// Topmodule
module Topmodule(
    input wire Clk,
    input wire Data,
    input wire Reset,
    input wire En,
    output reg Out
    );
Size in the first run: roughly 5900 cells after synthesis, roughly 780 flip-flops, ~46000 µm² of cells after synthesis.
Settings: LEC_CHECK=0, CAP_MARGIN=15, CELL_PAD_IN_SITES_GLOBAL_PLACEMENT=0, CORE_ASPECT_RATIO=0.92, CORE_MARGIN=2, CORE_UTILIZATION=72, CTS_CLUSTER_DIAMETER=172, HOLD_SLACK_MARGIN=-0.08, PLACE_DENSITY=0.63, SETUP_SLACK_MARGIN=2.08, SLEW_MARGIN=20; clock period 8.12 ns.
run.sh (not shown) runs the stock make flow with config.mk's settings and CLKGATE_MAP_FILE=.
The starting point reached the layout checks and failed them: setup timing.
Edit:
CAP_MARGIN = 20   (was 15)
CELL_PAD_IN_SITES_GLOBAL_PLACEMENT = default   (was 0)
CORE_ASPECT_RATIO = default   (was 0.92)
CORE_UTILIZATION = 40   (was 72)
CTS_CLUSTER_DIAMETER = default   (was 172)
HOLD_SLACK_MARGIN = default   (was -0.08)
PLACE_DENSITY = default   (was 0.63)
SETUP_SLACK_MARGIN = default   (was 2.08)
clock period = 11.2 ns   (was 8.12 ns; I/O delays follow)
This time the run finished clean.
Wire length rises by 1.7%.
Setup slack is better by 2.3 ns.
Area after synthesis is unchanged.
Global-route usage falls by 16 points.
Edit:
GPL_TIMING_DRIVEN = 0   (was default)
MAX_ROUTING_LAYER = met4   (was default)
SETUP_SLACK_MARGIN = 1.5   (was default)
TNS_END_PERCENT = 65   (was default)
clock period = 8.69 ns   (was 11.2 ns; I/O delays follow)
=> The changed run completed and failed the layout checks on setup timing. Fmax goes up by about 12%. Worst hold slack is about the same. Clock skew goes up by 0.018 ns. Clock power goes up by 23%. Via count goes up by about 6%. Register-to-register slack degrades by 1.4 ns. Clock-buffer cell count goes down by 8.

---

red:
Topmodule again, from the RTL that the note above started with.
clock: 16.3 ns
lec_check: 0
cap_margin: 20
cell_pad_in_sites_global_placement: 0
core_margin: 5
core_utilization: 67
cts_cluster_diameter: 235
gpl_routability_driven: 1
gpl_timing_driven: 0
max_routing_layer: met4
min_routing_layer: met2
place_density_lb_addon: 0.06
setup_slack_margin: -1.39
slew_margin: 15
red did not finish; a tool error ended it in global routing (5_1_grt).
For blue, these inputs were changed with respect to red:
# red
export LEC_CHECK = 0
export CAP_MARGIN = 20
export CELL_PAD_IN_SITES_GLOBAL_PLACEMENT = 0
export CORE_MARGIN = 5
export CORE_UTILIZATION = 67
export CTS_CLUSTER_DIAMETER = 235
export GPL_ROUTABILITY_DRIVEN = 1
export GPL_TIMING_DRIVEN = 0
export MAX_ROUTING_LAYER = met4
export MIN_ROUTING_LAYER = met2
export PLACE_DENSITY_LB_ADDON = 0.06
export SETUP_SLACK_MARGIN = -1.39
export SLEW_MARGIN = 15
create_clock -name core_clock -period 16.3 [get_ports {Clk}]
# blue
export LEC_CHECK = 0
export ABC_AREA = 1
export CAP_MARGIN = 20
export CORE_MARGIN = 2
export CORE_UTILIZATION = 72
export SLEW_MARGIN = 20
create_clock -name core_clock -period 10.2 [get_ports {Clk}]
### Flow results
red is listed as incomplete: the tool reported an error in global routing (5_1_grt) and the run ended there. blue | stages: all done | timing, DRC, antenna: all pass. Re post-cts hold-fix buffer tally: no difference whatsoever between red and blue. Changes observed in blue relative to red: area fraction in mux cells went down by 8.2 points; number of buffers on the longest clock path comparable; number of cells produced by synthesis saw an increase. Re weighted congestion at the end of routability-driven global placement: blue and red aren't equal, and the lower value belongs to blue. Compared with red, blue shows area share of and/or/nand/nor cells after synthesis higher by 3.9 points. Taking red as the reference, in blue half-perimeter wire length after detailed placement decreased by about 20% relative to the old numbers, effective utilization at floorplan increased by 5.1 points relative to the old numbers, count of different cell masters after synthesis decreased by 40% relative to the old numbers, die width decreased by 12 µm relative to the old numbers. Side by side, synthesized area turned out higher in blue than in red.
What green does differently from blue at the input level:
# blue
export LEC_CHECK = 0
export ABC_AREA = 1
export CAP_MARGIN = 20
export CORE_MARGIN = 2
export CORE_UTILIZATION = 72
export SLEW_MARGIN = 20
create_clock -name core_clock -period 10.2 [get_ports {Clk}]
# green
export LEC_CHECK = 0
export ABC_AREA = 1
export CAP_MARGIN = 20
export CORE_MARGIN = 2
export CORE_UTILIZATION = 69
export CTS_CLUSTER_DIAMETER = 394
export SLEW_MARGIN = 20
create_clock -name core_clock -period 8.68 [get_ports {Clk}]
Notes after the runs:
- Although green finished all stages, its layout failed final checks on negative setup slack.
- The sum of routed wire length over all layers of blue and that of green are within noise of each other.
- Taking blue as the reference, in green worst setup slack shrank by 1.37 ns; total of fill cells in the finished design grew by 10%; total instance count after detailed placement grew by 66; number of global-route vias before repair grew by about 0.5%; met2 routing resource usage after global routing shrank by 2.2 points.
- green: required time of the critical path 1.52 ns below blue
For orange, these inputs were changed with respect to green:
# green
export LEC_CHECK = 0
export ABC_AREA = 1
export CAP_MARGIN = 20
export CORE_MARGIN = 2
export CORE_UTILIZATION = 69
export CTS_CLUSTER_DIAMETER = 394
export SLEW_MARGIN = 20
create_clock -name core_clock -period 8.68 [get_ports {Clk}]
# orange
export LEC_CHECK = 0
export ABC_AREA = 1
export CAP_MARGIN = 20
export CORE_ASPECT_RATIO = 0.7
export CORE_MARGIN = 2
export CORE_UTILIZATION = 72
export CTS_CLUSTER_DIAMETER = 371
export CTS_CLUSTER_SIZE = 10
export PLACE_DENSITY = 0.4
export SETUP_SLACK_MARGIN = 3.49
export SLEW_MARGIN = 20
export TNS_END_PERCENT = 5
create_clock -name core_clock -period 11.6 [get_ports {Clk}]
==> comparison <==
orange: flow completed, timing, DRC and antenna clean. Measured against orange, the maximum vdd ir drop of green comes out at 1.16 times the reference value. The final reports for orange and green show placed instance count lower in the former. Run comparison: green top metal layer carrying routed signals met5; orange top metal layer carrying routed signals met4. Summary — share of power burned in the clock network, orange relative to green: lower, by 2.4 points. On fraction of power spent switching nets, orange and green are basically level. The worst setup slack number comes out lower for green vs orange. Comparing orange and green, area of placed instances is higher on green. Looking only at power share of the sequential group, and setting everything else aside, the higher value of orange and green goes to orange. orange vs green: path length in cells of the critical path up. Diff orange and green: signed area change from the synthesized netlist to the final layout higher in green.
For purple, these inputs were changed with respect to orange:
# orange
export LEC_CHECK = 0
export ABC_AREA = 1
export CAP_MARGIN = 20
export CORE_ASPECT_RATIO = 0.7
export CORE_MARGIN = 2
export CORE_UTILIZATION = 72
export CTS_CLUSTER_DIAMETER = 371
export CTS_CLUSTER_SIZE = 10
export PLACE_DENSITY = 0.4
export SETUP_SLACK_MARGIN = 3.49
export SLEW_MARGIN = 20
export TNS_END_PERCENT = 5
create_clock -name core_clock -period 11.6 [get_ports {Clk}]
# purple
export LEC_CHECK = 0
export CAP_MARGIN = 15
export CORE_MARGIN = 2
export CORE_UTILIZATION = 72
export CTS_CLUSTER_DIAMETER = 95
export HOLD_SLACK_MARGIN = -0.07
export SETUP_SLACK_MARGIN = 0.68
export SLEW_MARGIN = 20
create_clock -name core_clock -period 7.74 [get_ports {Clk}]
## What came out
The final report for purple shows a completed flow and a layout that fails verification, specifically negative setup slack.
orange went all the way through synthesis, placement and routing and the layout is clean on timing, DRC and antenna.
Delta (purple minus orange): total power increased by 59% relative to the old numbers, routed wire length decreased by 7.9% relative to the old numbers, detailed-routed wire length on met2 increased by 1600 µm relative to the old numbers, sequential fraction of design power decreased by 3.1 points relative to the old numbers.
Re cell area power density: purple is 63 nW/µm² up on orange.
For global-route wire length before repair, dividing the value from purple by the value from orange gives 0.930.
Run comparison: orange launch point of the critical path deinterleaved.deinterleaver.counter[0]$_SDFF_PP0_; purple launch point of the critical path deinterleaved.deinterleaver.counter[1]$_SDFF_PP0_
Against orange, maximum number of pins on one net before global-route repair in purple fell by more than 10%.
From orange to purple the numbers moved as follows: area fraction in full adders, half adders and majority gates now sits higher; worst hold margin now sits at about the same level.

---

run 1:
Starting RTL as in the previous note.
// Topmodule
module Topmodule(
    input wire Clk,
    input wire Data,
    input wire Reset,
    input wire En,
    output reg Out
    );
	 wire Out_scrambler;
	 wire Out_descrambler;
	 wire Out_convendcoder;
	 wire Out_viterbi;
	 wire Out_interleaver;
	 wire Out_deinterleaver;
	 reg [9:0] counter;
	 Scrambler_control Scrambler (
    .Clk(Clk), 
    .MAC_Data(Data), 
    .Reset(Reset), 
    .En(En), 
    .Out(Out_scrambler)
    );
	 convencoder_control convendcoder (
    .Clk(Clk), 
    .Reset(Reset), 
    .En(En), 
    .Data(Out_scrambler), 
    .kout(Out_convendcoder)
    );
	 control_interleaver interleaved (
    .Clk(Clk), 
    .Reset(Reset), 
    .En(En), 
    .Data(Out_convendcoder), 
    .Out(Out_interleaver)
    );
	 control_deinterleaver deinterleaved (
    .Clk(Clk), 
    .Reset(Reset), 
    .En(En), 
    .Data(Out_interleaver), 
    .Out(Out_deinterleaver) 
    );
	 viterbicontrol vit (
    .Data(Out_deinterleaver), 
    .Clk(Clk), 
    .En(En), 
    .Reset(Reset), 
    .Out(Out_viterbi)
    );
	 Descrambler_control Descrambler (
    .Clk(Clk),  
    .Reset(Reset), 
    .En(En), 
    .Data(Out_viterbi), 
    .Out(Out_descrambler)
    );
	always@ (posedge Clk)begin
		if(~En || Reset) begin
			Out <= 1'b0;
			counter <= 10'b0;
		end
		else 
			Out <= Out_descrambler;
	end
endmodule
clock: 7.74 ns
lec_check: 0
cap_margin: 15
core_margin: 2
core_utilization: 72
cts_cluster_diameter: 95
cts_cluster_size: 17
gpl_routability_driven: 0
hold_slack_margin: -0.07
setup_slack_margin: 0.68
slew_margin: 20
From the logs: run 1 reached the end of the flow and failed the layout checks with negative setup slack.
Changes in run 2 relative to run 1:
- SETUP_SLACK_MARGIN removed (was 0.68)
- CAP_MARGIN changed from 15 to 20
- GPL_ROUTABILITY_DRIVEN removed (was 0)
- HOLD_SLACK_MARGIN removed (was -0.07)
- CTS_CLUSTER_DIAMETER removed (was 95)
- CTS_CLUSTER_SIZE removed (was 17)
- CORE_UTILIZATION changed from 72 to 40
- the clock period (ns, I/O delays scaled along) changed from 7.74 to 12.0
[summary]
Summary of run 2 and run 1: one run falls short of a clean finish, namely run 1.
Run 1 completed end to end; final checks failed (negative setup slack).
Global-route wire length before repair up 4.2% in run 2 wrt run 1
Lower count of antenna diodes in the layout goes to run 1 over run 2.
From run 1 to run 2, multi-input combinational cell count did not move at all.
Where setup slack of the critical path after layout is concerned, run 1 is outperformed by run 2.
Number of iterations in the first detailed-routing pass was higher in run 1 than in run 2.
Cmp run 2 and run 1 / power / higher: run 1
Compared with run 1, run 2 shows a lower final hold slack.
Number of well-tap cells placed for run 2: 79% up relative to run 1
The final core utilization in run 2 sits 33 points below the value recorded for run 1.
#### Input delta (run 3 over run 2)
- CORE_UTILIZATION changed from 40 to 17
- the clock period (ns, I/O delays scaled along) changed from 12.0 to 11.2
==> results <==
Power: run 3 > run 2
Compared with run 2, depth of the most critical reg-to-reg path in run 3 decreased by a few percent.
Switching part of the total delta (run 2 -> run 3): insignificant
Of the two values seen for slowest library cell on the worst path, sky130_fd_sc_hd__fa_1 was produced by run 3 and sky130_fd_sc_hd__dfxtp_1 by run 2.
Compared with run 2, run 3 shows a lower clock period minus worst slack.
Measured against each other, run 2 and run 3 differ in share of the final layout cell area in multi-input gates, the higher figure coming from run 2.
### run 3 -> run 4
- putting SETUP_SLACK_MARGIN at 1.92 where nothing was set
- swapping 20 for 15 in CAP_MARGIN
- swapping 17 for 70 in CORE_UTILIZATION
- swapping 11.2 for 7.74 in the clock period (ns, I/O delays scaled along)
Run 4: flow complete, layout not clean; failing: negative setup slack. Relative to run 3, data required time at the worst endpoint has decreased by 3.54 ns in run 4. For run 4, the start point of the critical path was deinterleaved.deinterleaver.counter[0]$_SDFF_PP0_, unlike run 3, where it was deinterleaved.deinterleaver.counter[1]$_SDFF_PP0_. Run 4 against run 3; leakage power figure is up by a few percent. Comparing share of the cycle needed by the critical path after routing for run 4 and run 3, the smaller number came from run 3. In run 4 relative to run 3, total non-filler cell area in the finished layout had gone down by a few percent. Clock-buffer cell count, run 4 and run 3: larger value in run 3. The final reports for run 4 and run 3 show transition time at the pin with the least slew margin higher in the former. Looking at aggregate global-route resource usage, run 4 sits above run 3.
Input changes introduced in run 5 (baseline for comparison: run 4):
- CAP_MARGIN changed from 15 to 20
- SETUP_SLACK_MARGIN changed from 1.92 to 0.91
- CORE_UTILIZATION changed from 70 to 40
- the clock period (ns, I/O delays scaled along) changed from 7.74 to 11.2
Notes after the runs:
Run 5 ended with every stage complete and zero timing, DRC or antenna violations. Relative to run 4, pre-CTS setup slack has increased by 2.21 ns in run 5. Reported sequential group power ended up 31% lower on run 5 than on run 4. Cmp run 5 vs run 4: global-route usage lower in run 5. ~same post-layout instance area in run 5 and run 4. From run 4 to run 5 the numbers moved as follows: global-route wire length before repair up 3.2%, number of well-tap cells placed up about 75%, arrival time at the worst endpoint up 0.42 ns.
Power figures rest on the tool's default switching activity, not on a simulated workload.
